==> inputs of job 5280 <==
// apb_ram
module apb_ram (
  input presetn,
  input pclk,
  input psel,
  input penable,
  input pwrite,
  input [31:0] paddr, pwdata,
  output reg [31:0] prdata,
  output reg pready, pslverr
);
make LEC_CHECK=0 CAP_MARGIN=20 CORE_MARGIN=8 CORE_UTILIZATION=40 GPL_ROUTABILITY_DRIVEN=0 GPL_TIMING_DRIVEN=0 HOLD_SLACK_MARGIN=-0.04 MAX_ROUTING_LAYER=met5 SETUP_SLACK_MARGIN=0.33 SLEW_MARGIN=30 TNS_END_PERCENT=95 finish   # period 2.6 ns
run.sh (not shown) runs the stock make flow with config.mk's settings and CLKGATE_MAP_FILE=.
==> job 1760 (differences from job 5280) <==
==> flow/config.mk (replaced) <==
export PLATFORM = sky130hd
export DESIGN_NAME = apb_ram
export DESIGN_NICKNAME = apb_ram
export VERILOG_FILES = /design/flow/design.v
export SDC_FILE = /design/flow/constraint.sdc
export NUM_CORES = 4
export LEC_CHECK = 0
export CAP_MARGIN = 20
export CORE_MARGIN = 2
export CORE_UTILIZATION = 40
export SLEW_MARGIN = 20
==> job 1161 (differences from job 5280) <==
==> flow/config.mk (replaced) <==
export PLATFORM = sky130hd
export DESIGN_NAME = apb_ram
export DESIGN_NICKNAME = apb_ram
export VERILOG_FILES = /design/flow/design.v
export SDC_FILE = /design/flow/constraint.sdc
export NUM_CORES = 4
export LEC_CHECK = 0
export CAP_MARGIN = 20
export CORE_MARGIN = 2
export CORE_UTILIZATION = 71
export SLEW_MARGIN = 20
==> flow/constraint.sdc (replaced) <==
create_clock -name core_clock -period 2.36 [get_ports {pclk}]
set_input_delay 0.4720 -clock core_clock [delete_from_list [all_inputs] [get_ports {pclk}]]
set_output_delay 0.4720 -clock core_clock [all_outputs]
set_load 0.01 [all_outputs]
==> job 9401 (differences from job 5280) <==
==> flow/config.mk (replaced) <==
export PLATFORM = sky130hd
export DESIGN_NAME = apb_ram
export DESIGN_NICKNAME = apb_ram
export VERILOG_FILES = /design/flow/design.v
export SDC_FILE = /design/flow/constraint.sdc
export NUM_CORES = 4
export LEC_CHECK = 0
export ABC_AREA = 1
export CAP_MARGIN = 20
export CORE_MARGIN = 2
export CORE_UTILIZATION = 72
export CTS_CLUSTER_DIAMETER = 378
export CTS_CLUSTER_SIZE = 18
export PLACE_DENSITY = 0.36
export SLEW_MARGIN = 20
==> flow/constraint.sdc (replaced) <==
create_clock -name core_clock -period 1.31 [get_ports {pclk}]
set_input_delay 0.2620 -clock core_clock [delete_from_list [all_inputs] [get_ports {pclk}]]
set_output_delay 0.2620 -clock core_clock [all_outputs]
set_load 0.01 [all_outputs]
==> reports/qor.csv <==
metric,value,unit
min-delay src,presetn,
drt initial violations,3871,
outcome,"complete, no violations",
Net Sw Frac,22.5,%
postcts setup bufs,0,
static leakage,19.1,nW
Source of the figures above: job 1760

==> reports/qor.csv <==
metric,value,unit
postcts setup bufs,13,
SO Viols,setup timing,
Final Worst Setup Slack,-1.39,ns
outcome,finished with violations,
Final Setup Violations,2114,
Source of the figures above: job 9401

==> reports/qor.csv <==
metric,value,unit
outcome,"complete, no violations",
min-delay src,presetn,
static leakage,19.1,nW
Net Sw Frac,22.5,%
area fraction in mux cells,11.4,%
postcts setup bufs,0,
drt initial violations,5876,
Source of the figures above: job 1161

==> reports/qor.csv <==
metric,value,unit
outcome,"complete, no violations",
postcts setup bufs,96,
static leakage,20.8,nW
min-delay src,penable,
Net Sw Frac,24.2,%
Syn Area/Cell,13.1,um2
drt initial violations,6576,
Source of the figures above: job 5280


==> trial 46 <==
==> flow/design.v <==
module apb_ram (
  input presetn,
  input pclk,
  input psel,
  input penable,
  input pwrite,
  input [31:0] paddr, pwdata,
  output reg [31:0] prdata,
  output reg pready, pslverr
);
  reg [31:0] mem [32];
  typedef enum {idle = 0, setup = 1, access = 2, transfer = 3} state_type;
  state_type state;
  always@(posedge pclk)
    begin
      if(presetn == 1'b0)  
        begin
        state <= idle;
        prdata <= 32'h00000000;
        pready <= 1'b0;
        pslverr <= 1'b0;
        for(int i = 0; i < 32; i++) 
        begin
          mem[i] <= 0;
        end
       end 
      else 
        begin
      case(state)
      idle : 
      begin
        prdata <= 32'h00000000;
        pready <= 1'b0;
        pslverr <= 1'b0;
        state   <= setup;
      end
      setup:  
      begin
           if(psel == 1'b1)
             state <= access;
           else
             state <= setup;
      end
      access: 
      begin 
        if(pwrite && penable) 
          begin
            if(paddr < 32) 
            begin
            mem[paddr] <= pwdata;
            state <= transfer;
            pslverr <= 1'b0;
            pready  <= 1'b1;
            end
            else 
            begin
            state <= transfer;
            pready <= 1'b1;
            pslverr <= 1'b1;
            end
          end
        else if (!pwrite && penable)
            begin
            if(paddr < 32) 
            begin
            prdata <= mem[paddr];
            state <= transfer;
            pready <= 1'b1;
            pslverr <= 1'b0;
            end
            else 
            begin
            state <= transfer;
            pready <= 1'b1;
            pslverr <= 1'b1;
            prdata <= 32'h00000000;
            end
          end
        else
           state <= setup;
       end  
        transfer: begin
          state <= setup;
          pready <= 1'b0;
          pslverr <= 1'b0;
        end
      default : state <= idle;
      endcase      
    end
  end
endmodule
==> flow/run.sh <==
#!/bin/bash
# the make line also repeats each setting of config.mk as NAME=value (left out here)
make -C /OpenROAD-flow-scripts/flow DESIGN_CONFIG=/design/flow/config.mk WORK_HOME=/design/flow/orfs CLKGATE_MAP_FILE= finish
==> flow/config.mk <==
export PLATFORM = sky130hd
export DESIGN_NAME = apb_ram
export DESIGN_NICKNAME = apb_ram
export VERILOG_FILES = /design/flow/design.v
export SDC_FILE = /design/flow/constraint.sdc
export NUM_CORES = 4
export LEC_CHECK = 0
export CAP_MARGIN = 20
export CORE_MARGIN = 2
export CORE_UTILIZATION = 40
export GPL_ROUTABILITY_DRIVEN = 0
export GPL_TIMING_DRIVEN = 0
export MAX_ROUTING_LAYER = met4
export SLEW_MARGIN = 20
==> flow/constraint.sdc <==
create_clock -name core_clock -period 2.6 [get_ports {pclk}]
set_input_delay 0.5200 -clock core_clock [delete_from_list [all_inputs] [get_ports {pclk}]]
set_output_delay 0.5200 -clock core_clock [all_outputs]
set_load 0.01 [all_outputs]
==> build 86 (differences from trial 46) <==
- GPL_ROUTABILITY_DRIVEN: 0 -> unset
- GPL_TIMING_DRIVEN: 0 -> unset
- MAX_ROUTING_LAYER: met4 -> unset
- SETUP_SLACK_MARGIN: unset -> 0.09
==> flow/constraint.sdc (replaced) <==
create_clock -name core_clock -period 2.36 [get_ports {pclk}]
set_input_delay 0.4720 -clock core_clock [delete_from_list [all_inputs] [get_ports {pclk}]]
set_output_delay 0.4720 -clock core_clock [all_outputs]
set_load 0.01 [all_outputs]
==> trial 85 (differences from trial 46) <==
- GPL_ROUTABILITY_DRIVEN: 0 -> unset
- GPL_TIMING_DRIVEN: 0 -> unset
- MAX_ROUTING_LAYER: met4 -> unset
==> flow/constraint.sdc (replaced) <==
create_clock -name core_clock -period 1.65 [get_ports {pclk}]
set_input_delay 0.3300 -clock core_clock [delete_from_list [all_inputs] [get_ports {pclk}]]
set_output_delay 0.3300 -clock core_clock [all_outputs]
set_load 0.01 [all_outputs]
==> trial 68 (differences from trial 46) <==
- CORE_UTILIZATION: 40 -> 72
- CTS_CLUSTER_DIAMETER: unset -> 397
- GPL_ROUTABILITY_DRIVEN: 0 -> unset
- GPL_TIMING_DRIVEN: 0 -> unset
- MAX_ROUTING_LAYER: met4 -> unset
- PLACE_DENSITY: unset -> 0.66
- SETUP_SLACK_MARGIN: unset -> -0.1
==> flow/constraint.sdc (replaced) <==
create_clock -name core_clock -period 1.74 [get_ports {pclk}]
set_input_delay 0.3480 -clock core_clock [delete_from_list [all_inputs] [get_ports {pclk}]]
set_output_delay 0.3480 -clock core_clock [all_outputs]
set_load 0.01 [all_outputs]
==> results <==
Trial 85 finished but failed the layout checks on negative setup slack. Build 86 completed with no timing, DRC or antenna violations. Trial 68 completed, yet does not pass: negative setup slack. Trial 46 finished but failed the layout checks on negative setup slack.
Synthesized cell count is the same in trial 46 and trial 85.
Against build 86, the wire length of trial 46 is higher by 25%.
The lowest worst setup slack belongs to trial 68, the highest to build 86.
Utilization: trial 68 > trial 85 > trial 46 > build 86.
Of build 86 and trial 68, trial 68 has the higher total power (gap 27%, measured against trial 68).
Sequential power: trial 85 > trial 68 > build 86 > trial 46.
Clock power, highest first: trial 85, trial 68, build 86, trial 46.
Flip-flop count is the same in trial 85 and build 86.
Against build 86, the via count of trial 68 is larger by about 22%.

==> yarrow <==
// apb_ram: RTL as listed in full above, without the edits since
export LEC_CHECK = 0
export ABC_AREA = 0
export CAP_MARGIN = 20
export CORE_MARGIN = 2
export CORE_UTILIZATION = 70
export CTS_CLUSTER_SIZE = 16
export SETUP_SLACK_MARGIN = 0.4
export SLEW_MARGIN = 20
create_clock -name core_clock -period 1.35 [get_ports {pclk}]
==> indigo: changes against yarrow <==
ABC_AREA = not set   (was 0)
CELL_PAD_IN_SITES_GLOBAL_PLACEMENT = 0   (was not set)
CORE_UTILIZATION = 67   (was 70)
CTS_CLUSTER_SIZE = not set   (was 16)
GPL_TIMING_DRIVEN = 1   (was not set)
HOLD_SLACK_MARGIN = -0.07   (was not set)
SETUP_SLACK_MARGIN = not set   (was 0.4)
SLEW_MARGIN = 40   (was 20)
==> flow/constraint.sdc (replaced) <==
create_clock -name core_clock -period 1.4 [get_ports {pclk}]
set_input_delay 0.2800 -clock core_clock [delete_from_list [all_inputs] [get_ports {pclk}]]
set_output_delay 0.2800 -clock core_clock [all_outputs]
set_load 0.01 [all_outputs]
==> tundra: changes against yarrow <==
ABC_AREA = not set   (was 0)
CELL_PAD_IN_SITES_GLOBAL_PLACEMENT = 0   (was not set)
CORE_UTILIZATION = 69   (was 70)
CTS_CLUSTER_SIZE = not set   (was 16)
GPL_TIMING_DRIVEN = 1   (was not set)
HOLD_SLACK_MARGIN = -0.07   (was not set)
PLACE_DENSITY_LB_ADDON = 0.08   (was not set)
SETUP_SLACK_MARGIN = not set   (was 0.4)
SLEW_MARGIN = 40   (was 20)
==> flow/constraint.sdc (replaced) <==
create_clock -name core_clock -period 2.16 [get_ports {pclk}]
set_input_delay 0.4320 -clock core_clock [delete_from_list [all_inputs] [get_ports {pclk}]]
set_output_delay 0.4320 -clock core_clock [all_outputs]
set_load 0.01 [all_outputs]
==> garnet: changes against yarrow <==
ABC_AREA = 1   (was 0)
CORE_UTILIZATION = 72   (was 70)
CTS_CLUSTER_DIAMETER = 378   (was not set)
CTS_CLUSTER_SIZE = not set   (was 16)
PLACE_DENSITY = 0.36   (was not set)
SETUP_SLACK_MARGIN = not set   (was 0.4)
==> flow/constraint.sdc (replaced) <==
create_clock -name core_clock -period 1.9 [get_ports {pclk}]
set_input_delay 0.3800 -clock core_clock [delete_from_list [all_inputs] [get_ports {pclk}]]
set_output_delay 0.3800 -clock core_clock [all_outputs]
set_load 0.01 [all_outputs]
==> results <==
| quantity | garnet | tundra | yarrow | indigo |
|---|---|---|---|---|
| Status | finished with violations | finished with violations | finished with violations | finished with violations |
| Violated checks | setup timing | setup timing | hold timing, setup timing | setup timing |
| Sequential share of cell area | 52.5% | 56.5% | 55.0% | 54.6% |
| Sequential standard cell area | 0.0315 mm^2 | 0.0315 mm^2 | 0.0315 mm^2 | 0.0315 mm^2 |
| Summed area of non-filler cells in the final layout | 0.0600 mm^2 | 0.0558 mm^2 | 0.0573 mm^2 | 0.0577 mm^2 |
| Syn Inst Count | 6062 | 3545 | 3545 | 3545 |
| Instance count along the most critical hold path | 4 | 3 | 3 | 4 |
| Crit path top cell by count | buf_4 | - | buf_6 | buf_4 |
| Area used by multi-input combinational logic | 0.0159 mm^2 | 0.0138 mm^2 | 0.0140 mm^2 | 0.0141 mm^2 |
| Number of inserted diodes | 1 | 2 | 2 | 5 |
| Multi-input combinational area share | 26.5% | 24.7% | 24.4% | 24.5% |
| P_int | 40700 uW | 36100 uW | 56100 uW | 53100 uW |
| Clock insertion delay at the later pin of the skew report | 670 ps | 670 ps | 680 ps | 680 ps |
| Dominant cell by count in the synthesized netlist | nand2_1 | nor2_1 | nor2_1 | nor2_1 |
| Largest incremental delay on the critical path | 470 ps | 610 ps | 330 ps | 330 ps |
| Syn_nets | 6131 | 3614 | 3614 | 3614 |
| Sort of element at the end of the critical path | flop | output port | flop | flop |
| Count of hold-fix buffers inserted at cts | 0 | 0 | - | 0 |
| Number of buffers created by CTS | 105 | 105 | 102 | 103 |
| Initial antenna violation count | 5 | 6 | 3 | 3 |
| Cell area after technology mapping | 0.0520 mm^2 | 0.0466 mm^2 | 0.0466 mm^2 | 0.0466 mm^2 |
| Total wire length after detailed routing | 160000 um | 158000 um | 171000 um | 173000 um |
| Via density per instance | 5.74 | 7.11 | 7.24 | 7.10 |
| Final weighted congestion in routability-driven placement | 0.978 | 0.891 | 0.909 | 0.898 |
| Power consumed by combinational cells | 5280 uW | 3640 uW | 6250 uW | 6270 uW |
| Syn-to-layout area delta | 15.6% | 19.8% | 23.1% | 24.0% |
| Total power per unit cell area | 889 mW/mm^2 | 833 mW/mm^2 | 1270 mW/mm^2 | 1200 mW/mm^2 |
| Fraction of the mapped netlist area in compound gates | 1.15% | 4.66% | 4.66% | 4.66% |

==> inputs of lagoon <==
RTL: the design.v shown in full above, as it stands there.
export LEC_CHECK = 0
export ABC_AREA = 1
export CAP_MARGIN = 20
export CORE_MARGIN = 2
export CORE_UTILIZATION = 68
export CTS_CLUSTER_DIAMETER = 378
export SLEW_MARGIN = 20
create_clock -name core_clock -period 1.31 [get_ports {pclk}]
==> inputs of harbor, as changes to lagoon <==
==> flow/config.mk (replaced) <==
export PLATFORM = sky130hd
export DESIGN_NAME = apb_ram
export DESIGN_NICKNAME = apb_ram
export VERILOG_FILES = /design/flow/design.v
export SDC_FILE = /design/flow/constraint.sdc
export NUM_CORES = 4
export LEC_CHECK = 0
export CAP_MARGIN = 20
export CORE_MARGIN = 2
export CORE_UTILIZATION = 40
export SLEW_MARGIN = 20
==> flow/constraint.sdc (replaced) <==
create_clock -name core_clock -period 2.36 [get_ports {pclk}]
set_input_delay 0.4720 -clock core_clock [delete_from_list [all_inputs] [get_ports {pclk}]]
set_output_delay 0.4720 -clock core_clock [all_outputs]
set_load 0.01 [all_outputs]
==> notes <==
Between lagoon and harbor, the lower area after synthesis is in harbor (gap about 12%, measured against harbor).
Against harbor, the non-clock buffer count of lagoon is higher by 84.
Cell area: harbor is lower than lagoon (14%).
Cell count: harbor is smaller than lagoon (27%).
Register-to-register slack: lagoon is worse than harbor (0.75 ns).
Against lagoon, the die size of harbor is larger by 51%.
Of lagoon and harbor, lagoon has the higher total power (gap about 90%, measured against harbor).
harbor passed the timing, DRC and antenna checks. lagoon finished but fails on negative setup slack.
Of harbor and lagoon, harbor has the higher setup slack (gap 0.73 ns).
In lagoon the clock power is larger than in harbor, by 80%.
==> figures <==
Post-CTS sizing: harbor 3; lagoon 259
Core utilization at floorplan: harbor 40.2%; lagoon 68.5%
Result of the run: harbor timing/DRC/antenna clean; lagoon finished with violations
Reasons for failing layout checks: harbor -; lagoon negative setup slack
Area post-placement: harbor 52,600 um2; lagoon 56,700 um2
Combinational Power: harbor 3.32 mW; lagoon 8.68 mW
Compound Share, Synth: harbor 4.66%; lagoon 1.15%
Number of standard-cell rows in the floorplan: harbor 125; lagoon 101
Post-route setup TNS: harbor 0 ns; lagoon -960.06 ns
Static Leak: harbor 19.6 nW; lagoon 30.1 nW
Total cells reported by yosys after synthesis: harbor 3,545; lagoon 6,062
Critical path capture point: harbor prdata[25]; lagoon prdata[16]$_SDFFE_PN0P_
Arrival time of data at the critical path endpoint: harbor 1.81 ns; lagoon 2.56 ns
Setup repair after global routing missed its margin: harbor no; lagoon yes
Filler cell count in the final layout: harbor 10,019; lagoon 3,874
Via count of the routed design: harbor 31,540; lagoon 44,770
Clock share of power: harbor 41.9%; lagoon 40.5%
Switching part of the total power: harbor 22.5%; lagoon 25.0%
Worst slack at placement: harbor -0.510 ns; lagoon -1.21 ns
Finished Layout Cells: harbor 5,440; lagoon 7,451
Power is estimated from default activity; no workload was simulated.
